--- design/flow/config.mk ---
export PLATFORM = sky130hd
export DESIGN_NAME = Cordic_Machine
export DESIGN_NICKNAME = Cordic_Machine
export VERILOG_FILES = /design/flow/design.v
export SDC_FILE = /design/flow/constraint.sdc
export NUM_CORES = 4
export LEC_CHECK = 0
export CAP_MARGIN = 20
export CELL_PAD_IN_SITES_GLOBAL_PLACEMENT = 2
export CORE_MARGIN = 2
export CORE_UTILIZATION = 40
export SETUP_SLACK_MARGIN = 0.83
export SLEW_MARGIN = 20
--- design/flow/design.v ---
`timescale 1ns / 1ps
module Cordic_Machine(clock_pulse, reset, x_input, y_input, z_input, x_output, y_output, z_output, flag);
	input clock_pulse;
	input reset;  
	parameter fractional_bit = 22;
	parameter iteration_number = 22;
	input signed [fractional_bit+2:0] x_input;
	input signed [fractional_bit+2:0] y_input;
	input signed [fractional_bit+2:0] z_input;
	output signed [fractional_bit+2:0] x_output;
	output signed [fractional_bit+2:0] y_output;
	output signed [fractional_bit+2:0] z_output;
	output flag;  
	reg signed [fractional_bit+2:0] x_temp_result;
	reg signed [fractional_bit+2:0] y_temp_result;
	reg signed [fractional_bit+2:0] z_temp_result;
	reg [5:0] counter;  
	wire signed [fractional_bit+2:0] LUT_Atan [0:iteration_number];
	assign LUT_Atan[00] = 25'b000_0010000000000000000000;    
	assign LUT_Atan[01] = 25'b000_0001001011100100000000;   
	assign LUT_Atan[02] = 25'b000_0000100111111011001110;  
	assign LUT_Atan[03] = 25'b000_0000010100010001000100;
	assign LUT_Atan[04] = 25'b000_0000001010001011000011;
	assign LUT_Atan[05] = 25'b000_0000000101000101110101;
	assign LUT_Atan[06] = 25'b000_0000000010100010111101;
	assign LUT_Atan[07] = 25'b000_0000000001010001011111;
	assign LUT_Atan[08] = 25'b000_0000000000101000101111;
	assign LUT_Atan[09] = 25'b000_0000000000010100010111;
	assign LUT_Atan[10] = 25'b000_0000000000001010001011;
	assign LUT_Atan[11] = 25'b000_0000000000000101000101;
	assign LUT_Atan[12] = 25'b000_0000000000000010100010;
	assign LUT_Atan[13] = 25'b000_0000000000000001010001;
	assign LUT_Atan[14] = 25'b000_0000000000000000101000;
	assign LUT_Atan[15] = 25'b000_0000000000000000010100;
	assign LUT_Atan[16] = 25'b000_0000000000000000001010;
	assign LUT_Atan[17] = 25'b000_0000000000000000000101;
	assign LUT_Atan[18] = 25'b000_0000000000000000000010;
	assign LUT_Atan[19] = 25'b000_0000000000000000000001;
	assign LUT_Atan[20] = 25'b000_0000000000000000000000;
	assign LUT_Atan[21] = 25'b000_0000000000000000000000;
	assign LUT_Atan[22] = 25'b000_0000000000000000000000;
	always @(posedge clock_pulse) 
		begin
			if (reset)
				begin
					counter <= 0;
				end
			else if (counter == 0) 
				begin
					x_temp_result <= x_input;
					y_temp_result <= y_input;
					z_temp_result <= z_input;
					counter <= counter +1;
				end
			else 
				begin
					x_temp_result <= z_temp_result[fractional_bit+2] ? x_temp_result + (y_temp_result >>> (counter-1))
																					 : x_temp_result - (y_temp_result >>> (counter-1));
					y_temp_result <= z_temp_result[fractional_bit+2] ? y_temp_result - (x_temp_result >>> (counter-1))
																					 : y_temp_result + (x_temp_result >>> (counter-1));
					z_temp_result <= z_temp_result[fractional_bit+2] ? z_temp_result + LUT_Atan[counter-1]
																					 : z_temp_result - LUT_Atan[counter-1];
					counter <= (counter + 1) % (iteration_number);
				end
		end
	assign flag  = (counter == iteration_number-1) ? 1: 0;
	assign x_output = x_temp_result;
	assign y_output = y_temp_result;
	assign z_output = z_temp_result;
endmodule
--- design/flow/run.sh ---
#!/bin/bash
# the make line also repeats each setting of config.mk as NAME=value (left out here)
make -C /OpenROAD-flow-scripts/flow DESIGN_CONFIG=/design/flow/config.mk WORK_HOME=/design/flow/orfs CLKGATE_MAP_FILE= finish
--- design/flow/constraint.sdc ---
create_clock -name core_clock -period 6.0 [get_ports {clock_pulse}]
set_input_delay 1.2000 -clock core_clock [delete_from_list [all_inputs] [get_ports {clock_pulse}]]
set_output_delay 1.2000 -clock core_clock [all_outputs]
set_load 0.01 [all_outputs]
==> out/qor.yml, run 1 <==
clock_tree_from_tritoncts: "done"
core_util_floorplan_pct: 40.6
cts_buffer_depth: 2
worst-path-max-fanout: 5
final_antenna_net_count: 0
initialDrtViolationCount: 1146
setup.worst_path.end: "x_temp_result[24]"
timing.fmax_ghz: 0.176
final-comb-area_um2: 10400
net-switching-power_uw: 6250
holdPathStages: 3
nFillCells: 2860
worst-endpoint-required_ps: 6130
netlist_top_cells_area: "sky130_fd_sc_hd__edfxtp_1 18%, sky130_fd_sc_hd__ha_1 8.5%, sky130_fd_sc_hd__mux4_2 7.4%"
sink_of_the_worst_hold_path: "z_temp_result[0]"
drt-vias-per-instance: 6.01
r2r-start: "counter[0]"
pin_count: 153
reg2reg_capture_point: "x_temp_result[24]"
ys_sh_adder_pct: 9.02
total_cts_buffers: 9
synthAoiAreaFrac_pct: 26.1
outcome: "timing/DRC/antenna clean"
synth_largest_type_area_fraction_pct: 18.1
netlist_area_um2: 12400
maximum_number_of_pins_on_one_net_before_global_route_repair: 76
worst_skew_pair.late_latency_ps: 380
number_of_cells_in_the_yosys_synthesis_report: 1507
library_cell_appearing_most_often_on_the_critical_path: "sky130_fd_sc_hd__a21o_1"
p_leak_uw: 0.00691
dieHeight_um: 180
die_width_um: 180
critPathLaunchType: "flip-flop"
grt_util_overall_pct: 29.7
timing.final.crit_period_ps: 5690
final.hold.worst_slack_ps: 699
path_cells: "clkinvlp_4 > ha_4 > buf_12 > mux4_2 > o31ai_1 > a221o_1 > nand2_2 > a311oi_4 > nor4b_4 > a21oi_2 > xnor2_2 > ha_1 > a21o_1 > a21o_1 > a21o_1 > a221oi_4 > a21oi_2 > nor2b_4 > a2111oi_4 > o21bai_1 > a21oi_1 > xnor2_1 > o21ai_1"
synth.cellmix.simpleShare_pct: 18.4
timing.critical_path.slowest_cell_delay_ps: 570
slowest_stage: "sky130_fd_sc_hd__mux4_2"
path_depth: 23
timing.final.crit_share_pct: 94.9
most_area_hungry_cell_type_in_the_yosys_netlist: "sky130_fd_sc_hd__edfxtp_1"
holdCritPathClass: "flip-flop to flip-flop"
hpwlAfterDp_um: 37500
instances_no_fill: 2208
yosysSeqAreaShare_pct: 19.1
tool_warnings: 36
cp_top_family: "AND-OR/OR-AND gates"
setup_slack_ps: 306
cts.reportedPaths.clkPinSlew_ps: 70
critPathArrivalTime_ps: 5830
worst_setup_path_end_kind: "flip-flop"
layout.area.seq_um2: 2380
clock_tree.root_cell: "sky130_fd_sc_hd__clkbuf_16"
placed_cells_incl_taps: 2089
syn_avg_cell_area_um2: 8.25
final.setup_skew_ps: 8.57
cts.sinks: 81
grt_antenna_before_repair: 0
grt_pass1_wl_um: 75000
p_int_uw: 6510
rrSetupSlack_ps: 310
worst_setup_path_startpoint: "counter[0]"
p_comb_share_pct: 83.5
routabilityCongestion: 0.999
final_setup_violation_count: 0
ys_chip_area_um2: 12400
synth.ff_latch_count: 81
wirelength_um: 50000
r2r.worst_path.cells: 23
cts.htree.levels: 3
area_growth_pct: 38.1
final-hold-violation-count: 0
report.final.slew_viol_count: 0
final_nets: 1971
timing.setup.critical_path_class: "flip-flop to flip-flop"
grt_setup_unrepaired: "yes"
yosys-top-cells-count: "173 x sky130_fd_sc_hd__nand2_1, 155 x sky130_fd_sc_hd__a21oi_1, 132 x sky130_fd_sc_hd__nor2_1"
synth_nets: 1671
post_synth_xor_area_fraction_pct: 10.2
drcViolationCount: 0
timing_worst_slew_pin_value_ps: 1130
post_synth_num_cell_types: 112
port_buffers: 152
ctsHoldBuffers: 0
design.die.area_um2: 32500
ys_async_sr_fraction_pct: 0
syn-instance-count: 1507
power_consumed_by_the_clock_network_uw: 603
timing.critical_path.buf_inv: 2
power_frac_seq_pct: 11.8
synth_warn: 1
gr-total-overflow: 0
synth.logic.top_family: "AND-OR/OR-AND gates"
seq_group_uw: 1500
dp_slack_ps: 19.8
detail_route.antenna_diodes: 0
vias_in_the_first_global_route: 12628
hold_start: "z_temp_result[0]"
most_common_cell: "sky130_fd_sc_hd__nand2_1"
routed_wire_length_per_instance_um: 22.6
edf_count: 75
synthMuxAreaShare_pct: 11.8
worst_slew_margin_rel_pct: 24.5
power.share.switching_pct: 49.0
ff_type: "sky130_fd_sc_hd__edfxtp_1"
powerDensity_nw_per_um2: 743
drtPass1Iterations: 8
power_top_consumer: "combinational logic"
coreArea_um2: 30600
clock_power_share_pct: 4.7
vdd_ir_drop_max_mv: 0.467
finalPower_uw: 12800
routed-via-count: 13273
core.rowCount: 64
maxCapViolCount: 0
p_comb_uw: 10700
## layout make-up
class | instances | share of cell area, %
multi-input cells | 1294 | 60.7
repair buffers | 378 | 19.8
flip-flops and latches | 81 | 13.8
well taps | 396 | 2.89
clock buffers | 9 | 1.31
inverters | 43 | 0.976
clock inverters | 7 | 0.415
## layer usage
metal,vias to the layer above,part of all wire (%),global-route usage (%)
li1,6260,-,-
met1,6398,46,41.8
met2,510,44,44.4
met3,105,6.2,5.62
met4,0,3.8,12.3
met5,-,0,0
## metrics by stage
stage               setup TNS (ps)  utilization, %  area, µm²
global route                     0            56.1      17200
finish                           0            56.1      17200
CTS                              0            54.1      16500
global placement             -34.3            49.9      15300
floorplan                    -74.1               -      12800
detailed placement               0            49.9      15300
## what timing repair did
item | in CTS | in global routing
cloned | 1 | 0
gates resized | 88 | 74
pin swaps | 46 | 95
endpoints found under the setup margin | 40 | 41
setup buffers | 63 | 39
==> run 2, diff against run 1 <==
ABC_AREA = 0   (was unset)
CELL_PAD_IN_SITES_GLOBAL_PLACEMENT = unset   (was 2)
CORE_UTILIZATION = 70   (was 40)
CTS_CLUSTER_SIZE = 21   (was unset)
SETUP_SLACK_MARGIN = 0.87   (was 0.83)
clock period = 4.45 ns   (was 6.0 ns; I/O delays follow)
==> out/qor.yml, run 2 <==
outcome: "aborted with a tool error"
failed_at: "3_5_place_dp"
toolErrorMsg: "[ERROR DPL-0038] Utilization greater than 100%, impossible to legalize"
ys_sh_adder_pct: 9.02
port_buffers: 152
synth.logic.top_family: "AND-OR/OR-AND gates"
design.die.area_um2: 18800
number_of_cells_in_the_yosys_synthesis_report: 1507
synth_warn: 1
core_util_floorplan_pct: 71.6
routabilityCongestion: 1.32
ys_chip_area_um2: 12400
ff_type: "sky130_fd_sc_hd__edfxtp_1"
synth_largest_type_area_fraction_pct: 18.1
post_synth_num_cell_types: 112
ys_async_sr_fraction_pct: 0
yosys-top-cells-count: "173 x sky130_fd_sc_hd__nand2_1, 155 x sky130_fd_sc_hd__a21oi_1, 132 x sky130_fd_sc_hd__nor2_1"
syn_avg_cell_area_um2: 8.25
netlist_top_cells_area: "sky130_fd_sc_hd__edfxtp_1 18%, sky130_fd_sc_hd__ha_1 8.5%, sky130_fd_sc_hd__mux4_2 7.4%"
core.rowCount: 48
synthMuxAreaShare_pct: 11.8
die_width_um: 137
most_area_hungry_cell_type_in_the_yosys_netlist: "sky130_fd_sc_hd__edfxtp_1"
syn-instance-count: 1507
pin_count: 153
most_common_cell: "sky130_fd_sc_hd__nand2_1"
netlist_area_um2: 12400
synthAoiAreaFrac_pct: 26.1
yosysSeqAreaShare_pct: 19.1
synth.cellmix.simpleShare_pct: 18.4
synth_nets: 1671
edf_count: 75
coreArea_um2: 17400
synth.ff_latch_count: 81
dieHeight_um: 137
post_synth_xor_area_fraction_pct: 10.2
[run 2: per-stage QoR]
step	setup slack, ps	TNS, ps	total power, µW	hold slack (ps)	instance area, µm²
floorplan	-1620	-47150	10600	710	12900
global placement	-1070	-29880	16600	651	18000
==> run 3, diff against run 2 <==
ABC_AREA = 1   (was 0)
CORE_UTILIZATION = 69   (was 70)
CTS_CLUSTER_SIZE = 95   (was 21)
SETUP_SLACK_MARGIN = unset   (was 0.87)
TNS_END_PERCENT = 10   (was unset)
clock period = 3.49 ns   (was 4.45 ns; I/O delays follow)
==> out/qor.yml, run 3 <==
core.rowCount: 49
most_area_hungry_cell_type_in_the_yosys_netlist: "sky130_fd_sc_hd__nand2_1"
routabilityCongestion: 1.11
number_of_cells_in_the_yosys_synthesis_report: 2099
synth_warn: 1
most_common_cell: "sky130_fd_sc_hd__nand2_1"
design.die.area_um2: 19300
failed_at: "3_5_place_dp"
synth.ff_latch_count: 81
ys_sh_adder_pct: 8.85
synth.cellmix.simpleShare_pct: 43.6
yosysSeqAreaShare_pct: 18.9
synth_nets: 2263
netlist_area_um2: 12600
netlist_top_cells_area: "sky130_fd_sc_hd__nand2_1 20%, sky130_fd_sc_hd__edfxtp_1 18%, sky130_fd_sc_hd__nand3_1 13%"
synth.logic.top_family: "simple AND/OR/NAND/NOR gates"
post_synth_xor_area_fraction_pct: 7.06
syn-instance-count: 2099
port_buffers: 152
outcome: "aborted with a tool error"
edf_count: 75
toolErrorMsg: "[ERROR DPL-0038] Utilization greater than 100%, impossible to legalize"
synthMuxAreaShare_pct: 0
ys_chip_area_um2: 12600
core_util_floorplan_pct: 70.1
dieHeight_um: 139
post_synth_num_cell_types: 54
ys_async_sr_fraction_pct: 0
yosys-top-cells-count: "683 x sky130_fd_sc_hd__nand2_1, 323 x sky130_fd_sc_hd__nand3_1, 192 x sky130_fd_sc_hd__inv_1"
synth_largest_type_area_fraction_pct: 20.4
syn_avg_cell_area_um2: 5.98
die_width_um: 139
pin_count: 153
ff_type: "sky130_fd_sc_hd__edfxtp_1"
coreArea_um2: 17900
synthAoiAreaFrac_pct: 12.6
## run 3: per-stage QoR
step	instances	area (µm²)	worst slack, ps	TNS (ps)
after floorplan	2099	12700	-1510	-56450
after global placement	2911	18100	-1160	-51980
==> run 4, diff against run 3 <==
ABC_AREA = 0   (was 1)
CAP_MARGIN = 10   (was 20)
CELL_PAD_IN_SITES_DETAIL_PLACEMENT = 1   (was unset)
CORE_UTILIZATION = 48   (was 69)
CTS_CLUSTER_DIAMETER = 69   (was unset)
CTS_CLUSTER_SIZE = 36   (was 95)
GPL_ROUTABILITY_DRIVEN = 1   (was unset)
MAX_ROUTING_LAYER = met5   (was unset)
MIN_ROUTING_LAYER = met1   (was unset)
PLACE_DENSITY_LB_ADDON = 0.06   (was unset)
SETUP_SLACK_MARGIN = -0.64   (was unset)
TNS_END_PERCENT = 70   (was 10)
clock period = 8.67 ns   (was 3.49 ns; I/O delays follow)
==> out/qor.yml, run 4 <==
synth.cellmix.simpleShare_pct: 18.4
ff_type: "sky130_fd_sc_hd__edfxtp_1"
maximum_number_of_pins_on_one_net_before_global_route_repair: 80
maxCapViolCount: 0
drcViolationCount: 0
netlist_top_cells_area: "sky130_fd_sc_hd__edfxtp_1 18%, sky130_fd_sc_hd__ha_1 8.5%, sky130_fd_sc_hd__mux4_2 7.4%"
path_cells: "inv_1 > ha_1 > or3b_1 > nor2_4 > buf_4 > a2111oi_2 > a211o_1 > a222oi_1 > a311oi_2 > nor4b_4 > a21oi_1 > xnor2_1 > ha_1 > a21o_1 > a21o_1 > a21o_1 > a221oi_1 > a21oi_1 > nor2b_1 > a2111oi_0 > o21bai_1 > a21oi_1 > xnor2_1 > o21ai_1"
synthMuxAreaShare_pct: 11.8
final-hold-violation-count: 0
synth_nets: 1671
drtPass1Iterations: 5
synth.logic.top_family: "AND-OR/OR-AND gates"
holdPathStages: 3
p_comb_uw: 5830
seq_group_uw: 1080
most_area_hungry_cell_type_in_the_yosys_netlist: "sky130_fd_sc_hd__edfxtp_1"
hold_start: "z_temp_result[0]"
finalPower_uw: 7360
p_comb_share_pct: 79.1
hpwlAfterDp_um: 36200
dieHeight_um: 165
worst_setup_path_end_kind: "flip-flop"
cp_top_family: "AND-OR/OR-AND gates"
vias_in_the_first_global_route: 13056
cts_buffer_depth: 2
cts.htree.levels: 3
slowest_stage: "sky130_fd_sc_hd__ha_1"
total_cts_buffers: 9
synth.ff_latch_count: 81
r2r-start: "counter[0]"
routed-via-count: 12802
post_synth_xor_area_fraction_pct: 10.2
initialDrtViolationCount: 938
detail_route.antenna_diodes: 0
cts.reportedPaths.clkPinSlew_ps: 80
worst-endpoint-required_ps: 8780
post_cts_buffers: 0
net-switching-power_uw: 3810
clock_power_share_pct: 6.1
vdd_ir_drop_max_mv: 0.299
yosysSeqAreaShare_pct: 19.1
drt-vias-per-instance: 6.59
final_nets: 1773
critPathLaunchType: "flip-flop"
wirelength_um: 47200
synth_warn: 1
ctsHoldBuffers: 0
ys_async_sr_fraction_pct: 0
ys_sh_adder_pct: 9.02
final_antenna_net_count: 0
syn-instance-count: 1507
clock_tree.root_cell: "sky130_fd_sc_hd__clkbuf_16"
reg2reg_capture_point: "x_temp_result[24]"
timing_worst_slew_pin_value_ps: 1040
design.die.area_um2: 27200
grt_util_overall_pct: 35.0
power.share.switching_pct: 51.8
netlist_area_um2: 12400
most_common_cell: "sky130_fd_sc_hd__nand2_1"
outcome: "timing/DRC/antenna clean"
post_synth_num_cell_types: 112
tool_warnings: 31
final.setup.tns_ps: 0
final_setup_violation_count: 0
path_depth: 24
number_of_cells_in_the_yosys_synthesis_report: 1507
core_util_floorplan_pct: 49.1
clock_tree_from_tritoncts: "done"
p_leak_uw: 0.00571
timing.setup.critical_path_class: "flip-flop to flip-flop"
worst-path-max-fanout: 23
coreArea_um2: 25300
timing.fmax_ghz: 0.128
postCtsResizedCells: 0
holdCritPathClass: "flip-flop to flip-flop"
powerDensity_nw_per_um2: 509
die_width_um: 165
pin_count: 153
core.rowCount: 58
nFillCells: 3066
cts.sinks: 81
power_consumed_by_the_clock_network_uw: 451
port_buffers: 152
worst_setup_path_startpoint: "counter[0]"
gr-total-overflow: 0
edf_count: 75
rrSetupSlack_ps: 860
sink_of_the_worst_hold_path: "z_temp_result[0]"
p_int_uw: 3550
routed_wire_length_per_instance_um: 24.3
final_cell_utilization_of_the_core_pct: 57.1
power_top_consumer: "combinational logic"
worst_slew_margin_rel_pct: 29.9
ys_chip_area_um2: 12400
setup.worst_path.end: "x_temp_result[24]"
syn_avg_cell_area_um2: 8.25
area_growth_pct: 16.4
r2r.worst_path.cells: 24
grt_antenna_before_repair: 0
final.setup_skew_ps: 13.8
timing.final.crit_share_pct: 90.1
grt_pass1_wl_um: 73900
power_frac_seq_pct: 14.7
timing.final.crit_period_ps: 7810
synthAoiAreaFrac_pct: 26.1
worst_skew_pair.late_latency_ps: 360
grt_setup_unrepaired: "no"
timing.critical_path.slowest_cell_delay_ps: 780
synth_largest_type_area_fraction_pct: 18.1
routabilityCongestion: 1.11
timing.critical_path.buf_inv: 2
yosys-top-cells-count: "173 x sky130_fd_sc_hd__nand2_1, 155 x sky130_fd_sc_hd__a21oi_1, 132 x sky130_fd_sc_hd__nor2_1"
critPathArrivalTime_ps: 7920
report.final.slew_viol_count: 0
[run 4: cell type report]
class	count	area [µm²]	share of cell area, %
flip-flops and latches	81	2380	16.4
well taps	330	413	2.85
inverters	43	161	1.12
clock buffers	10	229	1.58
repair buffers	181	1740	12.0
clock inverters	6	91.3	0.631
multi-input cells	1293	9460	65.4
[run 4: metrics by stage]
stage	instance area [µm²]	hold slack, ps	setup slack, ps	instances
3_3_place_gp	14100	668	1260	1928
6_report	14500	689	858	1944
5_1_grt	14500	751	362	1944
4_1_cts	14500	693	895	1944
2_1_floorplan	12400	710	1740	1507
3_5_place_dp	14100	672	894	1928
[run 4: routing by layer]
metal / up-vias / routed length (µm) / track usage, %
met5: - / 0 / 0
met4: 0 / 1750 / 14.1
met3: 111 / 3150 / 4.17
met2: 563 / 21500 / 56.1
met1: 6285 / 20800 / 47.8
li1: 5843 / - / -
==> run 5, diff against run 4 <==
ABC_AREA = unset   (was 0)
CAP_MARGIN = 20   (was 10)
CELL_PAD_IN_SITES_DETAIL_PLACEMENT = unset   (was 1)
CORE_UTILIZATION = 72   (was 48)
CTS_CLUSTER_DIAMETER = unset   (was 69)
CTS_CLUSTER_SIZE = 14   (was 36)
GPL_ROUTABILITY_DRIVEN = unset   (was 1)
HOLD_SLACK_MARGIN = -0.06   (was unset)
MAX_ROUTING_LAYER = unset   (was met5)
MIN_ROUTING_LAYER = unset   (was met1)
PLACE_DENSITY_LB_ADDON = 0.25   (was 0.06)
SETUP_SLACK_MARGIN = 0.78   (was -0.64)
TNS_END_PERCENT = unset   (was 70)
clock period = 4.08 ns   (was 8.67 ns; I/O delays follow)
==> out/qor.yml, run 5 <==
outcome: "aborted with a tool error"
failed_at: "3_5_place_dp"
toolErrorMsg: "[ERROR DPL-0038] Utilization greater than 100%, impossible to legalize"
yosysSeqAreaShare_pct: 19.1
die_width_um: 135
yosys-top-cells-count: "173 x sky130_fd_sc_hd__nand2_1, 155 x sky130_fd_sc_hd__a21oi_1, 132 x sky130_fd_sc_hd__nor2_1"
synthAoiAreaFrac_pct: 26.1
number_of_cells_in_the_yosys_synthesis_report: 1507
synth.cellmix.simpleShare_pct: 18.4
synthMuxAreaShare_pct: 11.8
most_area_hungry_cell_type_in_the_yosys_netlist: "sky130_fd_sc_hd__edfxtp_1"
synth_warn: 1
syn-instance-count: 1507
ys_sh_adder_pct: 9.02
edf_count: 75
post_synth_num_cell_types: 112
synth_largest_type_area_fraction_pct: 18.1
post_synth_xor_area_fraction_pct: 10.2
core_util_floorplan_pct: 72.6
ys_async_sr_fraction_pct: 0
netlist_top_cells_area: "sky130_fd_sc_hd__edfxtp_1 18%, sky130_fd_sc_hd__ha_1 8.5%, sky130_fd_sc_hd__mux4_2 7.4%"
synth.logic.top_family: "AND-OR/OR-AND gates"
syn_avg_cell_area_um2: 8.25
port_buffers: 152
synth.ff_latch_count: 81
pin_count: 153
ff_type: "sky130_fd_sc_hd__edfxtp_1"
ys_chip_area_um2: 12400
design.die.area_um2: 18300
routabilityCongestion: 1.43
netlist_area_um2: 12400
most_common_cell: "sky130_fd_sc_hd__nand2_1"
synth_nets: 1671
core.rowCount: 48
dieHeight_um: 135
coreArea_um2: 17100
==> run 5: through the flow <==
step	total power (µW)	area [µm²]
2_1_floorplan	11600	12900
3_3_place_gp	18200	18200
==> run 6, diff against run 5 <==
ABC_AREA = 1   (was unset)
CORE_MARGIN = 5   (was 2)
CORE_UTILIZATION = 55   (was 72)
CTS_CLUSTER_SIZE = unset   (was 14)
HOLD_SLACK_MARGIN = -0.1   (was -0.06)
PLACE_DENSITY_LB_ADDON = unset   (was 0.25)
SETUP_SLACK_MARGIN = -0.25   (was 0.78)
clock period = 4.98 ns   (was 4.08 ns; I/O delays follow)
==> out/qor.yml, run 6 <==
outcome: "complete, but fails checks"
layout.failed_checks: "negative setup slack"
power_consumed_by_the_clock_network_uw: 662
total_cts_buffers: 9
p_comb_uw: 12100
timing.setup.critical_path_class: "flip-flop to flip-flop"
final_setup_violation_count: 2
setup.worst_path.end: "z_temp_result[23]"
syn-instance-count: 2099
p_leak_uw: 0.00801
net-switching-power_uw: 7470
post_synth_xor_area_fraction_pct: 7.06
timing.critical_path.slowest_cell_delay_ps: 360
core.rowCount: 55
synth.logic.top_family: "simple AND/OR/NAND/NOR gates"
nFillCells: 1970
routabilityCongestion: 1.01
port_buffers: 152
wirelength_um: 45400
reg2reg_capture_point: "z_temp_result[23]"
vias_in_the_first_global_route: 14273
layout.area.seq_um2: 2370
initialDrtViolationCount: 1342
tool_warnings: 34
powerDensity_nw_per_um2: 878
grt_pass1_wl_um: 70700
dieHeight_um: 161
yosysSeqAreaShare_pct: 18.9
netlist_top_cells_area: "sky130_fd_sc_hd__nand2_1 20%, sky130_fd_sc_hd__edfxtp_1 18%, sky130_fd_sc_hd__nand3_1 13%"
worst_skew_pair.late_latency_ps: 370
netlist_area_um2: 12600
setup_slack_ps: -181
ctsHoldBuffers: 0
grt_antenna_before_repair: 1
pin_count: 153
area_growth_pct: 30.2
clock_tree_from_tritoncts: "done"
grt_util_overall_pct: 32.9
rrSetupSlack_ps: -180
gr-total-overflow: 0
power_top_consumer: "combinational logic"
worst_setup_path_startpoint: "counter[0]"
maximum_number_of_pins_on_one_net_before_global_route_repair: 61
holdPathStages: 3
ys_sh_adder_pct: 8.85
drcViolationCount: 0
path_depth: 32
most_area_hungry_cell_type_in_the_yosys_netlist: "sky130_fd_sc_hd__nand2_1"
final_cell_utilization_of_the_core_pct: 72.4
routed-via-count: 15461
coreArea_um2: 22600
final_nets: 2555
clock_power_share_pct: 4.6
post_synth_num_cell_types: 54
seq_group_uw: 1630
library_cell_appearing_most_often_on_the_critical_path: "sky130_fd_sc_hd__nand2_2"
synthAoiAreaFrac_pct: 12.6
synth.cellmix.simpleShare_pct: 43.6
drt-vias-per-instance: 5.77
synth_nets: 2263
p_comb_share_pct: 84.1
hold_start: "z_temp_result[0]"
synth.ff_latch_count: 81
cp_top_family: "simple AND/OR/NAND/NOR gates"
timing.final.crit_period_ps: 5160
worst-path-max-fanout: 5
edf_count: 75
timing_worst_slew_pin_value_ps: 803
report.final.slew_viol_count: 0
final.setup.tns_ps: -183
hpwlAfterDp_um: 35900
cts_buffer_depth: 2
maxCapViolCount: 0
ff_type: "sky130_fd_sc_hd__edfxtp_1"
cts.reportedPaths.clkPinSlew_ps: 80
ys_async_sr_fraction_pct: 0
detail_route.antenna_diodes: 0
worst_slew_margin_rel_pct: 46.4
synthMuxAreaShare_pct: 0
ys_chip_area_um2: 12600
power_frac_seq_pct: 11.3
r2r.worst_path.cells: 32
number_of_cells_in_the_yosys_synthesis_report: 2099
worst_setup_path_end_kind: "flip-flop"
syn_avg_cell_area_um2: 5.98
routed_wire_length_per_instance_um: 17.0
sink_of_the_worst_hold_path: "z_temp_result[0]"
core_util_floorplan_pct: 55.6
die_width_um: 161
grt_setup_unrepaired: "yes"
synth_largest_type_area_fraction_pct: 20.4
worst-endpoint-required_ps: 5070
p_int_uw: 6880
timing.final.crit_share_pct: 104
clock_tree.root_cell: "sky130_fd_sc_hd__clkbuf_16"
r2r-start: "counter[0]"
critPathLaunchType: "flip-flop"
slowest_stage: "sky130_fd_sc_hd__dfxtp_2"
most_common_cell: "sky130_fd_sc_hd__nand2_1"
final.hold.worst_slack_ps: 710
final.setup_skew_ps: 19.4
final-comb-area_um2: 9310
cts.sinks: 81
finalPower_uw: 14400
vdd_ir_drop_max_mv: 0.816
drtPass1Iterations: 6
cts.htree.levels: 3
design.die.area_um2: 25900
synth_warn: 1
final_antenna_net_count: 0
holdCritPathClass: "flip-flop to flip-flop"
timing.fmax_ghz: 0.194
yosys-top-cells-count: "683 x sky130_fd_sc_hd__nand2_1, 323 x sky130_fd_sc_hd__nand3_1, 192 x sky130_fd_sc_hd__inv_1"
power.share.switching_pct: 52.1
critPathArrivalTime_ps: 5250
timing.critical_path.buf_inv: 4
final-hold-violation-count: 0
run 6: area by class of cell:
cell class | instances | share of cell area [%]
Sequential cell | 81 | 14.5
Clock inverter | 5 | 0.207
Timing Repair Buffer | 362 | 19.9
Tap cell | 285 | 2.18
Multi-Input combinational cell | 1728 | 57.0
Clock buffer | 9 | 1.38
Inverter | 209 | 4.85
run 6: stage by stage:
| stage | setup slack (ps) | cells | cell area, µm² |
|---|---|---|---|
| final | -181 | 2679 | 16300 |
| after global routing | -457 | 2679 | 16300 |
| after CTS | -183 | 2667 | 15900 |
| after detailed placement | -123 | 2653 | 15700 |
| after global placement | 36.1 | 2653 | 15700 |
| after floorplan | -233 | 2099 | 12600 |
run 6: per-layer routing:
layer  track usage [%]  routed length [µm]  up-vias
met5                 0                   7        -
met4              11.1                1540        2
met3              4.62                3560      113
met2              55.5               21200      661
met1              43.3               19100     7123
li1                  -                   -     7562
run 6: timing repair:
action | CTS | global route
setup endpoints to repair | 0 | 26
buffers inserted | 0 | 11
gates resized | 0 | 75
==> run 7, diff against run 6 <==
ABC_AREA = unset   (was 1)
CORE_MARGIN = 2   (was 5)
CORE_UTILIZATION = 72   (was 55)
CTS_CLUSTER_SIZE = 61   (was unset)
HOLD_SLACK_MARGIN = unset   (was -0.1)
MAX_ROUTING_LAYER = met4   (was unset)
PLACE_DENSITY_LB_ADDON = 0.26   (was unset)
SETUP_SLACK_MARGIN = unset   (was -0.25)
TNS_END_PERCENT = 5   (was unset)
clock period = 5.69 ns   (was 4.98 ns; I/O delays follow)
==> out/qor.yml, run 7 <==
toolErrorMsg: "[ERROR GRT-0232] Routing congestion too high. Check the congestion heatmap in the GUI."
cts.sinks: 81
synthAoiAreaFrac_pct: 26.1
synthMuxAreaShare_pct: 11.8
syn_avg_cell_area_um2: 8.25
synth.ff_latch_count: 81
core.rowCount: 48
ctsHoldBuffers: 0
coreArea_um2: 17100
post_synth_xor_area_fraction_pct: 10.2
ys_async_sr_fraction_pct: 0
ys_sh_adder_pct: 9.02
synth_warn: 1
gr-total-overflow: 103
total_cts_buffers: 9
yosysSeqAreaShare_pct: 19.1
design.die.area_um2: 18300
grt_util_overall_pct: 79.8
routabilityCongestion: 1.40
dp_slack_ps: -192
synth.cellmix.simpleShare_pct: 18.4
synth_largest_type_area_fraction_pct: 18.1
pin_count: 153
netlist_area_um2: 12400
outcome: "aborted with a tool error"
ys_chip_area_um2: 12400
synth.logic.top_family: "AND-OR/OR-AND gates"
post_synth_num_cell_types: 112
synth_nets: 1671
dieHeight_um: 135
cts_buffer_depth: 2
syn-instance-count: 1507
yosys-top-cells-count: "173 x sky130_fd_sc_hd__nand2_1, 155 x sky130_fd_sc_hd__a21oi_1, 132 x sky130_fd_sc_hd__nor2_1"
failed_at: "5_1_grt"
edf_count: 75
hpwlAfterDp_um: 32900
port_buffers: 152
ff_type: "sky130_fd_sc_hd__edfxtp_1"
placed_cells_incl_taps: 1922
most_area_hungry_cell_type_in_the_yosys_netlist: "sky130_fd_sc_hd__edfxtp_1"
cts.htree.levels: 3
most_common_cell: "sky130_fd_sc_hd__nand2_1"
netlist_top_cells_area: "sky130_fd_sc_hd__edfxtp_1 18%, sky130_fd_sc_hd__ha_1 8.5%, sky130_fd_sc_hd__mux4_2 7.4%"
die_width_um: 135
number_of_cells_in_the_yosys_synthesis_report: 1507
clock_tree.root_cell: "sky130_fd_sc_hd__clkbuf_16"
core_util_floorplan_pct: 72.6
run 7: metal layers:
layer  overflow  track usage [%]
met5          -                -
met2         45             93.7
met1          5             79.6
met4         47             80.2
met3          6             61.6
run 7: repair_timing:
action                     CTS
buffers inserted            12
pin swaps                   10
setup endpoints to repair   20
gates cloned                 0
resized                     30
run 7: through the flow:
step / total power, µW / TNS, ps / area [µm²] / utilization [%]
global placement: 10400 / 0 / 14900 / 87.1
detailed placement: 10900 / -1030 / 14900 / 87.1
floorplan: 7890 / -3880 / 12600 / -
CTS: 11900 / -131 / 15400 / 90.2
==> run 8, diff against run 7 <==
CELL_PAD_IN_SITES_DETAIL_PLACEMENT = 1   (was unset)
CELL_PAD_IN_SITES_GLOBAL_PLACEMENT = 1   (was unset)
CORE_ASPECT_RATIO = 1.5   (was unset)
CORE_UTILIZATION = 58   (was 72)
CTS_CLUSTER_SIZE = unset   (was 61)
GPL_ROUTABILITY_DRIVEN = 0   (was unset)
GPL_TIMING_DRIVEN = 0   (was unset)
MAX_ROUTING_LAYER = unset   (was met4)
MIN_ROUTING_LAYER = met2   (was unset)
PLACE_DENSITY_LB_ADDON = unset   (was 0.26)
SETUP_SLACK_MARGIN = 0.77   (was unset)
TNS_END_PERCENT = 80   (was 5)
clock period = 6.0 ns   (was 5.69 ns; I/O delays follow)
==> out/qor.yml, run 8 <==
ys_sh_adder_pct: 9.02
post_synth_xor_area_fraction_pct: 10.2
syn_avg_cell_area_um2: 8.25
syn-instance-count: 1507
ys_async_sr_fraction_pct: 0
synth_warn: 1
synth_largest_type_area_fraction_pct: 18.1
most_area_hungry_cell_type_in_the_yosys_netlist: "sky130_fd_sc_hd__edfxtp_1"
toolErrorMsg: "[ERROR DPL-0033] detailed placement checks failed during check placement."
port_buffers: 152
dieHeight_um: 183
netlist_area_um2: 12400
synth_nets: 1671
synth.cellmix.simpleShare_pct: 18.4
ys_chip_area_um2: 12400
failed_at: "4_1_cts"
pin_count: 153
hpwlAfterDp_um: 49900
netlist_top_cells_area: "sky130_fd_sc_hd__edfxtp_1 18%, sky130_fd_sc_hd__ha_1 8.5%, sky130_fd_sc_hd__mux4_2 7.4%"
die_width_um: 124
synth.ff_latch_count: 81
edf_count: 75
yosysSeqAreaShare_pct: 19.1
ff_type: "sky130_fd_sc_hd__edfxtp_1"
core_util_floorplan_pct: 59.0
outcome: "aborted with a tool error"
synth.logic.top_family: "AND-OR/OR-AND gates"
most_common_cell: "sky130_fd_sc_hd__nand2_1"
number_of_cells_in_the_yosys_synthesis_report: 1507
core.rowCount: 65
yosys-top-cells-count: "173 x sky130_fd_sc_hd__nand2_1, 155 x sky130_fd_sc_hd__a21oi_1, 132 x sky130_fd_sc_hd__nor2_1"
coreArea_um2: 21100
synthAoiAreaFrac_pct: 26.1
design.die.area_um2: 22600
synthMuxAreaShare_pct: 11.8
post_synth_num_cell_types: 112
-- run 8: through the flow --
stage	cells	hold slack (ps)	cell area, µm²	setup slack (ps)	setup TNS (ps)
floorplan	1507	710	12800	-74.1	-74.1
global placement	1927	672	14700	-1390	-26130
detailed placement	1928	709	14700	-1830	-49650
==> run 9, diff against run 8 <==
CELL_PAD_IN_SITES_DETAIL_PLACEMENT = unset   (was 1)
CELL_PAD_IN_SITES_GLOBAL_PLACEMENT = unset   (was 1)
CORE_ASPECT_RATIO = unset   (was 1.5)
CORE_UTILIZATION = 66   (was 58)
GPL_ROUTABILITY_DRIVEN = unset   (was 0)
GPL_TIMING_DRIVEN = unset   (was 0)
MIN_ROUTING_LAYER = unset   (was met2)
SETUP_SLACK_MARGIN = unset   (was 0.77)
TNS_END_PERCENT = unset   (was 80)
clock period = 4.92 ns   (was 6.0 ns; I/O delays follow)
==> out/qor.yml, run 9 <==
core.rowCount: 50
syn_avg_cell_area_um2: 8.25
ff_type: "sky130_fd_sc_hd__edfxtp_1"
synthAoiAreaFrac_pct: 26.1
synth_largest_type_area_fraction_pct: 18.1
coreArea_um2: 18600
most_common_cell: "sky130_fd_sc_hd__nand2_1"
dpl_cell_area_um2: 17400
synth_warn: 1
die_width_um: 141
post_synth_xor_area_fraction_pct: 10.2
post_synth_num_cell_types: 112
syn-instance-count: 1507
outcome: "aborted with a tool error"
failed_at: "4_1_cts"
netlist_top_cells_area: "sky130_fd_sc_hd__edfxtp_1 18%, sky130_fd_sc_hd__ha_1 8.5%, sky130_fd_sc_hd__mux4_2 7.4%"
most_area_hungry_cell_type_in_the_yosys_netlist: "sky130_fd_sc_hd__edfxtp_1"
synth.logic.top_family: "AND-OR/OR-AND gates"
ys_async_sr_fraction_pct: 0
dieHeight_um: 141
yosys-top-cells-count: "173 x sky130_fd_sc_hd__nand2_1, 155 x sky130_fd_sc_hd__a21oi_1, 132 x sky130_fd_sc_hd__nor2_1"
core_util_floorplan_pct: 66.9
synth.ff_latch_count: 81
hpwlAfterDp_um: 42900
synth.cellmix.simpleShare_pct: 18.4
netlist_area_um2: 12400
edf_count: 75
toolErrorMsg: "[ERROR DPL-0038] Utilization greater than 100%, impossible to legalize"
placed_cells_incl_taps: 2232
ys_sh_adder_pct: 9.02
synthMuxAreaShare_pct: 11.8
routabilityCongestion: 1.34
ys_chip_area_um2: 12400
design.die.area_um2: 20000
port_buffers: 152
yosysSeqAreaShare_pct: 19.1
number_of_cells_in_the_yosys_synthesis_report: 1507
pin_count: 153
synth_nets: 1671
## run 9: metrics by stage
step / setup TNS (ps) / util (%) / total power (µW) / worst slack [ps]
after global placement: -9910 / 93.6 / 14700 / -572
after floorplan: -21750 / - / 9500 / -1150
after detailed placement: -23520 / 93.6 / 15700 / -1060
==> run 10, diff against run 9 <==
ABC_AREA = 1   (was unset)
CORE_MARGIN = 5   (was 2)
CORE_UTILIZATION = 51   (was 66)
SETUP_SLACK_MARGIN = -0.23   (was unset)
TNS_END_PERCENT = 5   (was unset)
clock period = 4.98 ns   (was 4.92 ns; I/O delays follow)
==> out/qor.yml, run 10 <==
timing.final.crit_period_ps: 5100
post_synth_xor_area_fraction_pct: 7.06
grt_pass1_wl_um: 74500
synth.logic.top_family: "simple AND/OR/NAND/NOR gates"
worst_slew_margin_rel_pct: 54.9
timing.critical_path.buf_inv: 8
pin_count: 153
synth_nets: 2263
final.hold.worst_slack_ps: 723
final.setup_skew_ps: 14.8
drcViolationCount: 0
syn_avg_cell_area_um2: 5.98
ctsHoldBuffers: 0
most_common_cell: "sky130_fd_sc_hd__nand2_1"
grt_antenna_before_repair: 0
edf_count: 75
reg2reg_capture_point: "x_temp_result[23]"
synth_largest_type_area_fraction_pct: 20.4
die_width_um: 167
seq_group_uw: 1640
port_buffers: 152
synth_warn: 1
number_of_cells_in_the_yosys_synthesis_report: 2099
p_int_uw: 7520
hold_start: "counter[0]"
final_antenna_net_count: 0
maximum_number_of_pins_on_one_net_before_global_route_repair: 55
worst-endpoint-required_ps: 5080
setup.worst_path.end: "x_temp_result[23]"
placed_cells_incl_taps: 2763
yosys-top-cells-count: "683 x sky130_fd_sc_hd__nand2_1, 323 x sky130_fd_sc_hd__nand3_1, 192 x sky130_fd_sc_hd__inv_1"
ys_async_sr_fraction_pct: 0
p_comb_share_pct: 84.5
timing.final.crit_share_pct: 102
maxCapViolCount: 0
worst_setup_path_end_kind: "flip-flop"
final-hold-violation-count: 0
outcome: "complete, but fails checks"
power_top_consumer: "combinational logic"
powerDensity_nw_per_um2: 885
initialDrtViolationCount: 1800
cts.sinks: 81
power_consumed_by_the_clock_network_uw: 748
r2r-start: "counter[1]"
rrSetupSlack_ps: -120
worst_skew_pair.late_latency_ps: 370
clock_tree.root_cell: "sky130_fd_sc_hd__clkbuf_16"
post_synth_num_cell_types: 54
report.final.slew_viol_count: 0
holdPathStages: 2
dieHeight_um: 167
ys_sh_adder_pct: 8.85
power_frac_seq_pct: 10.7
instances_no_fill: 2803
drt-vias-per-instance: 5.72
gr-total-overflow: 0
design.die.area_um2: 27800
tool_warnings: 36
design_area_um2: 17400
most_area_hungry_cell_type_in_the_yosys_netlist: "sky130_fd_sc_hd__nand2_1"
cts_buffer_depth: 2
drtPass1Iterations: 9
vias_in_the_first_global_route: 14788
synth.ff_latch_count: 81
layout.failed_checks: "negative setup slack"
cts.reportedPaths.clkPinSlew_ps: 70
wirelength_um: 48700
core.rowCount: 57
routabilityCongestion: 1.03
grt_util_overall_pct: 32.4
p_comb_uw: 13000
routed-via-count: 16037
cts.htree.levels: 3
final_nets: 2638
timing.setup.critical_path_class: "flip-flop to flip-flop"
core_util_floorplan_pct: 51.8
cp_top_family: "simple AND/OR/NAND/NOR gates"
sink_of_the_worst_hold_path: "counter[0]"
ff_type: "sky130_fd_sc_hd__edfxtp_1"
synthMuxAreaShare_pct: 0
critPathLaunchType: "flip-flop"
r2r.worst_path.cells: 33
timing_worst_slew_pin_value_ps: 672
finalPower_uw: 15400
clock_power_share_pct: 4.9
setup_slack_ps: -119
area_growth_pct: 38.8
power.share.switching_pct: 51.2
library_cell_appearing_most_often_on_the_critical_path: "sky130_fd_sc_hd__nand3_1"
clock_tree_from_tritoncts: "done"
ys_chip_area_um2: 12600
grt_setup_unrepaired: "yes"
final_setup_violation_count: 9
p_leak_uw: 0.00850
timing.critical_path.slowest_cell_delay_ps: 350
vdd_ir_drop_max_mv: 0.946
synth.cellmix.simpleShare_pct: 43.6
path_depth: 33
syn-instance-count: 2099
total_cts_buffers: 9
worst-path-max-fanout: 11
slowest_stage: "sky130_fd_sc_hd__ha_1"
nFillCells: 2096
critPathArrivalTime_ps: 5190
netlist_area_um2: 12600
synthAoiAreaFrac_pct: 12.6
routed_wire_length_per_instance_um: 17.4
hpwlAfterDp_um: 37900
net-switching-power_uw: 7890
dpl_cell_area_um2: 16300
holdCritPathClass: "flip-flop to flip-flop"
coreArea_um2: 24200
detail_route.antenna_diodes: 0
worst_setup_path_startpoint: "counter[1]"
timing.fmax_ghz: 0.196
netlist_top_cells_area: "sky130_fd_sc_hd__nand2_1 20%, sky130_fd_sc_hd__edfxtp_1 18%, sky130_fd_sc_hd__nand3_1 13%"
yosysSeqAreaShare_pct: 18.9
## run 10: area by class of cell
class | count | area (µm²) | share of cell area (%)
clock inverters | 7 | 83.8 | 0.481
multi-input cells | 1730 | 9610 | 55.2
clock buffers | 9 | 225 | 1.29
repair buffers | 443 | 3910 | 22.5
well taps | 324 | 405 | 2.33
flip-flops and latches | 81 | 2380 | 13.6
inverters | 209 | 811 | 4.65
## run 10: metrics by stage
step           utilization [%]  setup TNS (ps)  setup WS (ps)
5_1_grt                   71.9           -5980           -367
4_1_cts                   68.7           -2160           -242
2_1_floorplan                -            -858           -233
6_report                  71.9            -498           -119
3_3_place_gp              67.1           -2260           -374
3_5_place_dp              67.1           -3090           -400
## run 10: what timing repair did
action                     CTS  global route
pin swaps                    8            46
setup buffers                1            22
gates cloned                 1             5
hold endpoints to repair     0             0
setup endpoints to repair    8            37
resized                     12           144
## run 10: layer usage
layer / track usage [%] / wire, µm / up-vias
li1: - / - / 7729
met1: 43.7 / 20500 / 7366
met2: 52.9 / 22300 / 825
met3: 5.33 / 4380 / 117
met4: 10.4 / 1570 / 0
met5: 0 / 0 / -
==> run 11, diff against run 10 <==
ABC_AREA = 0   (was 1)
CELL_PAD_IN_SITES_DETAIL_PLACEMENT = 1   (was unset)
CELL_PAD_IN_SITES_GLOBAL_PLACEMENT = 1   (was unset)
CORE_UTILIZATION = 57   (was 51)
CTS_CLUSTER_SIZE = 83   (was unset)
GPL_ROUTABILITY_DRIVEN = 0   (was unset)
GPL_TIMING_DRIVEN = 1   (was unset)
PLACE_DENSITY_LB_ADDON = 0.17   (was unset)
SETUP_SLACK_MARGIN = unset   (was -0.23)
TNS_END_PERCENT = unset   (was 5)
clock period = 4.2 ns   (was 4.98 ns; I/O delays follow)
==> out/qor.yml, run 11 <==
outcome: "aborted with a tool error"
failed_at: "3_5_place_dp"
toolErrorMsg: "[ERROR DPL-0033] detailed placement checks failed during check placement."
syn_avg_cell_area_um2: 8.25
die_width_um: 158
number_of_cells_in_the_yosys_synthesis_report: 1507
dieHeight_um: 158
port_buffers: 152
synth.cellmix.simpleShare_pct: 18.4
most_common_cell: "sky130_fd_sc_hd__nand2_1"
pin_count: 153
ys_async_sr_fraction_pct: 0
design.die.area_um2: 24900
core_util_floorplan_pct: 57.5
synth_largest_type_area_fraction_pct: 18.1
post_synth_xor_area_fraction_pct: 10.2
synthAoiAreaFrac_pct: 26.1
ys_sh_adder_pct: 9.02
ys_chip_area_um2: 12400
core.rowCount: 54
coreArea_um2: 21600
most_area_hungry_cell_type_in_the_yosys_netlist: "sky130_fd_sc_hd__edfxtp_1"
netlist_area_um2: 12400
syn-instance-count: 1507
yosysSeqAreaShare_pct: 19.1
synth_warn: 1
synth.logic.top_family: "AND-OR/OR-AND gates"
synth.ff_latch_count: 81
post_synth_num_cell_types: 112
edf_count: 75
synthMuxAreaShare_pct: 11.8
synth_nets: 1671
ff_type: "sky130_fd_sc_hd__edfxtp_1"
yosys-top-cells-count: "173 x sky130_fd_sc_hd__nand2_1, 155 x sky130_fd_sc_hd__a21oi_1, 132 x sky130_fd_sc_hd__nor2_1"
netlist_top_cells_area: "sky130_fd_sc_hd__edfxtp_1 18%, sky130_fd_sc_hd__ha_1 8.5%, sky130_fd_sc_hd__mux4_2 7.4%"
run 11: per-stage QoR:
stage | TNS [ps] | hold slack (ps)
global placement | -41300 | 661
floorplan | -62960 | 710
==> run 12, diff against run 11 <==
ABC_AREA = unset   (was 0)
CELL_PAD_IN_SITES_DETAIL_PLACEMENT = unset   (was 1)
CELL_PAD_IN_SITES_GLOBAL_PLACEMENT = unset   (was 1)
CORE_MARGIN = 2   (was 5)
CORE_UTILIZATION = 66   (was 57)
CTS_CLUSTER_SIZE = 61   (was 83)
GPL_ROUTABILITY_DRIVEN = unset   (was 0)
GPL_TIMING_DRIVEN = unset   (was 1)
HOLD_SLACK_MARGIN = -0.06   (was unset)
PLACE_DENSITY_LB_ADDON = unset   (was 0.17)
SETUP_SLACK_MARGIN = -0.39   (was unset)
clock period = 5.88 ns   (was 4.2 ns; I/O delays follow)
==> out/qor.yml, run 12 <==
path_depth: 23
syn-instance-count: 1507
outcome: "complete, but fails checks"
slowest_stage: "sky130_fd_sc_hd__mux2i_1"
core_util_floorplan_pct: 66.9
timing.setup.critical_path_class: "flip-flop to flip-flop"
final-hold-violation-count: 0
drt-vias-per-instance: 6.95
wirelength_um: 41500
power_consumed_by_the_clock_network_uw: 587
routed_wire_length_per_instance_um: 21.4
sink_of_the_worst_hold_path: "x_temp_result[0]"
timing.final.crit_period_ps: 6090
number_of_cells_in_the_yosys_synthesis_report: 1507
port_buffers: 152
worst-endpoint-required_ps: 5990
hold_start: "x_temp_result[0]"
vdd_ir_drop_max_mv: 0.458
core.rowCount: 50
synth.cellmix.simpleShare_pct: 18.4
worst_skew_pair.late_latency_ps: 370
grt_antenna_before_repair: 2
timing.critical_path.slowest_cell_delay_ps: 600
grt_util_overall_pct: 40.4
p_comb_share_pct: 81.0
coreArea_um2: 18600
maxCapViolCount: 0
post_synth_xor_area_fraction_pct: 10.2
timing.final.crit_share_pct: 104
power_frac_seq_pct: 13.7
initialDrtViolationCount: 1875
r2r-start: "counter[0]"
syn_avg_cell_area_um2: 8.25
cp_top_family: "AND-OR/OR-AND gates"
dp_slack_ps: -92.8
dpl_cell_area_um2: 14700
cts.reportedPaths.clkPinSlew_ps: 80
clock_tree.root_cell: "sky130_fd_sc_hd__clkbuf_16"
reg2reg_capture_point: "y_temp_result[23]"
clock_tree_from_tritoncts: "done"
final_setup_violation_count: 7
tool_warnings: 33
area_growth_pct: 21.2
edf_count: 75
cts_buffer_depth: 2
path_cells: "buf_12 > buf_12 > mux2i_1 > mux2i_1 > o221ai_1 > or2_1 > a211oi_1 > buf_4 > nor3_1 > a31oi_1 > xnor2_1 > ha_1 > a21o_1 > a21oi_1 > inv_1 > a21oi_1 > o21ai_0 > nor3_1 > o31ai_1 > or4_1 > a31oi_1 > xor2_1 > o21ai_0"
ys_sh_adder_pct: 9.02
worst_slew_margin_rel_pct: 23.5
power.share.switching_pct: 50.5
r2r.worst_path.cells: 23
p_int_uw: 5460
timing.critical_path.buf_inv: 4
netlist_area_um2: 12400
most_common_cell: "sky130_fd_sc_hd__nand2_1"
ys_chip_area_um2: 12400
synth.ff_latch_count: 81
drtPass1Iterations: 21
setup.worst_path.end: "y_temp_result[23]"
yosys-top-cells-count: "173 x sky130_fd_sc_hd__nand2_1, 155 x sky130_fd_sc_hd__a21oi_1, 132 x sky130_fd_sc_hd__nor2_1"
synthMuxAreaShare_pct: 11.8
report.final.slew_viol_count: 0
netlist_top_cells_area: "sky130_fd_sc_hd__edfxtp_1 18%, sky130_fd_sc_hd__ha_1 8.5%, sky130_fd_sc_hd__mux4_2 7.4%"
design_area_um2: 15100
routabilityCongestion: 1.26
critPathArrivalTime_ps: 6200
final.hold.worst_slack_ps: 731
synth_warn: 1
synth_largest_type_area_fraction_pct: 18.1
synth.logic.top_family: "AND-OR/OR-AND gates"
design.die.area_um2: 20000
die_width_um: 141
ff_type: "sky130_fd_sc_hd__edfxtp_1"
holdPathStages: 3
yosysSeqAreaShare_pct: 19.1
powerDensity_nw_per_um2: 733
worst-path-max-fanout: 45
final.setup_skew_ps: 12.1
ctsHoldBuffers: 0
pin_count: 153
cts.htree.levels: 3
timing_worst_slew_pin_value_ps: 1140
layout.failed_checks: "negative setup slack"
post_synth_num_cell_types: 112
rrSetupSlack_ps: -210
final_nets: 1861
final_antenna_net_count: 0
maximum_number_of_pins_on_one_net_before_global_route_repair: 49
hpwlAfterDp_um: 30700
seq_group_uw: 1510
synthAoiAreaFrac_pct: 26.1
total_cts_buffers: 9
worst_setup_path_end_kind: "flip-flop"
routed-via-count: 13454
p_comb_uw: 8940
p_leak_uw: 0.00613
timing.fmax_ghz: 0.164
power_top_consumer: "combinational logic"
grt_pass1_wl_um: 64400
worst_setup_path_startpoint: "counter[0]"
critPathLaunchType: "flip-flop"
net-switching-power_uw: 5580
ys_async_sr_fraction_pct: 0
vias_in_the_first_global_route: 12371
detail_route.antenna_diodes: 0
most_area_hungry_cell_type_in_the_yosys_netlist: "sky130_fd_sc_hd__edfxtp_1"
gr-total-overflow: 0
drcViolationCount: 0
holdCritPathClass: "flip-flop to flip-flop"
clock_power_share_pct: 5.3
synth_nets: 1671
dieHeight_um: 141
setup_slack_ps: -210
cts.sinks: 81
-- run 12: cell type report --
class                   instances  area [µm²]
well taps                     234         293
fillers                      1273        3510
repair buffers                269        2450
clock buffers                   9         225
clock inverters                 7        58.8
flip-flops and latches         81        2380
inverters                      43         165
multi-input cells            1293        9500
-- run 12: metal layers --
metal	share of wire, %	wire length [µm]	global-route usage [%]
met1	39	16400	53.7
met2	43	17600	60.6
met3	12	5160	12.1
met4	5.5	2300	18.8
met5	0	0	0
-- run 12: through the flow --
stage	power, µW	util (%)	TNS, ps	cells
after floorplan	7580	-	-1810	1507
after global placement	9840	79.3	0	1916
after detailed placement	10100	79.3	-138	1916
after CTS	10700	80.8	-185	1932
after global routing	11800	81.1	-4290	1936
final	11000	81.1	-770	1936
-- run 12: timing repair --
item                                    in CTS  in global routing
endpoints found under the setup margin       0                  5
buffers inserted                             0                  4
gates resized                                0                  4
==> run 13, diff against run 12 <==
CORE_UTILIZATION = 40   (was 66)
CTS_CLUSTER_SIZE = unset   (was 61)
HOLD_SLACK_MARGIN = unset   (was -0.06)
SETUP_SLACK_MARGIN = unset   (was -0.39)
clock period = 9.89 ns   (was 5.88 ns; I/O delays follow)
==> out/qor.yml, run 13 <==
outcome: "timing/DRC/antenna clean"
net-switching-power_uw: 3160
clock_power_share_pct: 6.8
hpwlAfterDp_um: 32300
ff_type: "sky130_fd_sc_hd__edfxtp_1"
port_buffers: 152
most_area_hungry_cell_type_in_the_yosys_netlist: "sky130_fd_sc_hd__edfxtp_1"
ys_chip_area_um2: 12400
setup_slack_ps: 1430
holdCritPathClass: "flip-flop to flip-flop"
worst_skew_pair.late_latency_ps: 370
slowest_stage: "sky130_fd_sc_hd__dfxtp_4"
r2r.worst_path.cells: 25
dp_slack_ps: 1430
post_synth_xor_area_fraction_pct: 10.2
ctsHoldBuffers: 0
pin_count: 153
finalPower_uw: 6300
routed-via-count: 12252
area_growth_pct: 16.8
synthMuxAreaShare_pct: 11.8
r2r-start: "counter[0]"
grt_setup_unrepaired: "no"
instances_no_fill: 2002
drcViolationCount: 0
cts.sinks: 81
edf_count: 75
wirelength_um: 42900
final_setup_violation_count: 0
synth_warn: 1
synth.ff_latch_count: 81
post_synth_num_cell_types: 112
yosys-top-cells-count: "173 x sky130_fd_sc_hd__nand2_1, 155 x sky130_fd_sc_hd__a21oi_1, 132 x sky130_fd_sc_hd__nor2_1"
gr-total-overflow: 0
power_frac_seq_pct: 14.8
power_top_consumer: "combinational logic"
final-hold-violation-count: 0
design.die.area_um2: 32500
yosysSeqAreaShare_pct: 19.1
p_int_uw: 3140
holdPathStages: 3
total_cts_buffers: 9
dieHeight_um: 180
critPathLaunchType: "flip-flop"
worst_setup_path_end_kind: "flip-flop"
worst_slew_margin_rel_pct: 35.9
timing_worst_slew_pin_value_ps: 953
final_nets: 1765
grt_antenna_before_repair: 0
power.share.switching_pct: 50.1
timing.setup.critical_path_class: "flip-flop to flip-flop"
final_cell_utilization_of_the_core_pct: 47.5
report.final.slew_viol_count: 0
placed_cells_incl_taps: 1986
netlist_top_cells_area: "sky130_fd_sc_hd__edfxtp_1 18%, sky130_fd_sc_hd__ha_1 8.5%, sky130_fd_sc_hd__mux4_2 7.4%"
timing.critical_path.slowest_cell_delay_ps: 820
cts_buffer_depth: 2
final_antenna_net_count: 0
wl_met3_um: 2520
netlist_area_um2: 12400
synth.cellmix.simpleShare_pct: 18.4
synthAoiAreaFrac_pct: 26.1
p_comb_uw: 4940
maximum_number_of_pins_on_one_net_before_global_route_repair: 66
route.top_layer_used: "met4"
grt_util_overall_pct: 25.7
timing.final.crit_period_ps: 8460
ys_async_sr_fraction_pct: 0
final.setup_skew_ps: 8.45
synth_nets: 1671
rrSetupSlack_ps: 1430
cts.htree.levels: 3
seq_group_uw: 935
sink_of_the_worst_hold_path: "z_temp_result[0]"
powerDensity_nw_per_um2: 434
timing.critical_path.buf_inv: 3
detail_route.antenna_diodes: 0
wl_met1_um: 20100
synth.logic.top_family: "AND-OR/OR-AND gates"
number_of_cells_in_the_yosys_synthesis_report: 1507
drtPass1Iterations: 5
worst-endpoint-required_ps: 10000
final.setup.tns_ps: 0
vias_in_the_first_global_route: 11942
synth_largest_type_area_fraction_pct: 18.1
core.rowCount: 64
worst-path-max-fanout: 46
power_consumed_by_the_clock_network_uw: 427
grt_pass1_wl_um: 67100
drt-vias-per-instance: 6.12
routabilityCongestion: 1.01
postCtsResizedCells: 0
most_common_cell: "sky130_fd_sc_hd__nand2_1"
cp_top_family: "AND-OR/OR-AND gates"
routed_wire_length_per_instance_um: 21.4
clock_tree_from_tritoncts: "done"
path_depth: 25
maxCapViolCount: 0
timing.fmax_ghz: 0.118
tool_warnings: 31
initialDrtViolationCount: 1141
post_cts_buffers: 0
timing.final.crit_share_pct: 85.5
syn_avg_cell_area_um2: 8.25
p_leak_uw: 0.00568
critPathArrivalTime_ps: 8570
p_comb_share_pct: 78.4
reg2reg_capture_point: "x_temp_result[24]"
core_util_floorplan_pct: 40.6
ys_sh_adder_pct: 9.02
setup.worst_path.end: "x_temp_result[24]"
cts.reportedPaths.clkPinSlew_ps: 70
vdd_ir_drop_max_mv: 0.196
hold_start: "z_temp_result[0]"
syn-instance-count: 1507
clock_tree.root_cell: "sky130_fd_sc_hd__clkbuf_16"
worst_setup_path_startpoint: "counter[0]"
die_width_um: 180
routed-wl-met2_um: 18600
coreArea_um2: 30600
-- run 13: final cells by class --
type / count / area [µm²]
Fill cell: 3042 / 16100
Timing Repair Buffer: 173 / 1680
Multi-Input combinational cell: 1293 / 9450
Tap cell: 396 / 495
Clock buffer: 10 / 229
Sequential cell: 81 / 2380
Clock inverter: 6 / 130
Inverter: 43 / 161
-- run 13: layer usage --
metal | vias up | global-route usage (%)
met5 | - | 0
met4 | 0 | 11.2
met3 | 86 | 4.12
met2 | 457 | 38.9
met1 | 5876 | 36.2
li1 | 5833 | -
-- run 13: through the flow --
step	area [µm²]	hold slack, ps
after floorplan	12400	710
after global placement	14200	685
after detailed placement	14200	682
after CTS	14500	700
after global routing	14500	752
final	14500	692
==> run 14, diff against run 13 <==
CORE_ASPECT_RATIO = 1.11   (was unset)
CORE_MARGIN = 9   (was 2)
CORE_UTILIZATION = 25   (was 40)
CTS_CLUSTER_SIZE = 12   (was unset)
MIN_ROUTING_LAYER = met2   (was unset)
PLACE_DENSITY_LB_ADDON = 0.08   (was unset)
clock period = 3.23 ns   (was 9.89 ns; I/O delays follow)
==> out/qor.yml, run 14 <==
outcome: "complete, but fails checks"
layout.failed_checks: "design-rule violations, negative setup slack"
yosysSeqAreaShare_pct: 19.1
cts.reportedPaths.clkPinSlew_ps: 80
worst_setup_path_end_kind: "flip-flop"
final-hold-violation-count: 0
most_area_hungry_cell_type_in_the_yosys_netlist: "sky130_fd_sc_hd__edfxtp_1"
use_met1_pct: 0
clock_tree.root_cell: "sky130_fd_sc_hd__clkbuf_16"
power.share.switching_pct: 46.6
grt_setup_unrepaired: "yes"
critPathLaunchType: "flip-flop"
area_growth_pct: 77.6
worst_setup_path_startpoint: "counter[0]"
routed_wire_length_per_instance_um: 24.5
number_of_cells_in_the_yosys_synthesis_report: 1507
p_leak_uw: 0.00942
synth_largest_type_area_fraction_pct: 18.1
power_top_consumer: "combinational logic"
reg2reg_capture_point: "x_temp_result[24]"
timing.setup.critical_path_class: "flip-flop to flip-flop"
vdd_ir_drop_max_mv: 0.917
coreArea_um2: 48800
cp_top_family: "AND-OR/OR-AND gates"
setup.worst_path.end: "x_temp_result[24]"
maximum_number_of_pins_on_one_net_before_global_route_repair: 76
worst_slew_margin_rel_pct: 36.7
worst-path-max-fanout: 8
holdCritPathClass: "flip-flop to flip-flop"
netlist_area_um2: 12400
dieHeight_um: 253
grt_util_overall_pct: 36.4
port_buffers: 152
post_synth_xor_area_fraction_pct: 10.2
gr-total-overflow: 0
pin_count: 153
synth.cellmix.simpleShare_pct: 18.4
p_int_uw: 17100
final_cell_utilization_of_the_core_pct: 45.2
clock_tree_from_tritoncts: "done"
gr-usage-met3_pct: 50.7
total_cts_buffers: 9
design.die.area_um2: 58100
timing.final.crit_share_pct: 176
synth_warn: 1
critPathArrivalTime_ps: 5840
p_comb_share_pct: 87.9
clock_power_share_pct: 4.2
initialDrtViolationCount: 2672
timing.fmax_ghz: 0.176
timing_worst_slew_pin_value_ps: 939
timing.critical_path.slowest_cell_delay_ps: 400
power_frac_seq_pct: 7.9
drtPass1Iterations: 51
ctsHoldBuffers: 0
rrSetupSlack_ps: -2460
grt-busiest-layer: "met3"
routabilityCongestion: 1.00
most_common_cell: "sky130_fd_sc_hd__nand2_1"
final.setup.tns_ps: -124330
tool_warnings: 34
ys_sh_adder_pct: 9.02
ff_type: "sky130_fd_sc_hd__edfxtp_1"
path_depth: 28
drt-vias-per-instance: 7.13
synthMuxAreaShare_pct: 11.8
hpwlAfterDp_um: 53500
seq_group_uw: 2540
setup_slack_ps: -2460
final_nets: 2424
syn-instance-count: 1507
dpl_cell_area_um2: 19300
ys_chip_area_um2: 12400
post_synth_num_cell_types: 112
timing.critical_path.buf_inv: 6
final.hold.worst_slack_ps: 745
cts_buffer_depth: 2
p_comb_uw: 28200
core.rowCount: 85
timing.final.crit_period_ps: 5690
final_setup_violation_count: 79
synthAoiAreaFrac_pct: 26.1
ys_async_sr_fraction_pct: 0
cts.sinks: 81
netlist_top_cells_area: "sky130_fd_sc_hd__edfxtp_1 18%, sky130_fd_sc_hd__ha_1 8.5%, sky130_fd_sc_hd__mux4_2 7.4%"
design_area_um2: 22100
synth.logic.top_family: "AND-OR/OR-AND gates"
r2r-start: "counter[0]"
drcViolationCount: 4
worst_skew_pair.late_latency_ps: 420
edf_count: 75
hold_start: "z_temp_result[0]"
routed-via-count: 20818
cts.htree.levels: 3
final_antenna_net_count: 0
grt_pass1_wl_um: 103000
core_util_floorplan_pct: 25.5
sink_of_the_worst_hold_path: "z_temp_result[0]"
maxCapViolCount: 0
nFillCells: 4942
die_width_um: 230
grt_antenna_before_repair: 0
gr-usage-met2_pct: 40.7
yosys-top-cells-count: "173 x sky130_fd_sc_hd__nand2_1, 155 x sky130_fd_sc_hd__a21oi_1, 132 x sky130_fd_sc_hd__nor2_1"
synth_nets: 1671
r2r.worst_path.cells: 28
power_consumed_by_the_clock_network_uw: 1330
report.final.slew_viol_count: 0
vias_in_the_first_global_route: 23538
net-switching-power_uw: 14900
library_cell_appearing_most_often_on_the_critical_path: "sky130_fd_sc_hd__buf_4"
powerDensity_nw_per_um2: 1450
wirelength_um: 71600
syn_avg_cell_area_um2: 8.25
final.setup_skew_ps: 20.0
slowest_stage: "sky130_fd_sc_hd__mux4_2"
worst-endpoint-required_ps: 3380
holdPathStages: 3
synth.ff_latch_count: 81
-- run 14: stage by stage --
stage	cells	power (µW)	setup WS (ps)
detailed placement	2820	25600	-2630
floorplan	1507	14600	-2840
global placement	2820	25700	-2560
CTS	2889	29300	-2460
finish	2919	32000	-2460
global route	2917	34200	-2660
-- run 14: cell type report --
cell class | count | area [µm²] | area share [%]
Antenna cell | 2 | 5.00 | 0.0227
Clock buffer | 9 | 225 | 1.02
Clock inverter | 7 | 101 | 0.459
Inverter | 43 | 169 | 0.765
Multi-Input combinational cell | 1293 | 11200 | 50.7
Sequential cell | 81 | 2380 | 10.8
Tap cell | 652 | 816 | 3.69
Timing Repair Buffer | 832 | 7190 | 32.6
-- run 14: what timing repair did --
action | in CTS | in global routing
endpoints found under the hold margin | 0 | 0
pin swaps | 73 | 104
resized | 161 | 161
setup buffers | 49 | 32
endpoints found under the setup margin | 80 | 81
gates cloned | 6 | 1
-- run 14: metal layers --
layer	share of wire, %	up-vias
li1	-	7107
met1	0	7179
met2	49	6026
met3	43	466
met4	6.5	40
met5	1.8	-
No activity file was given, so power comes from the tool's default toggle rates.
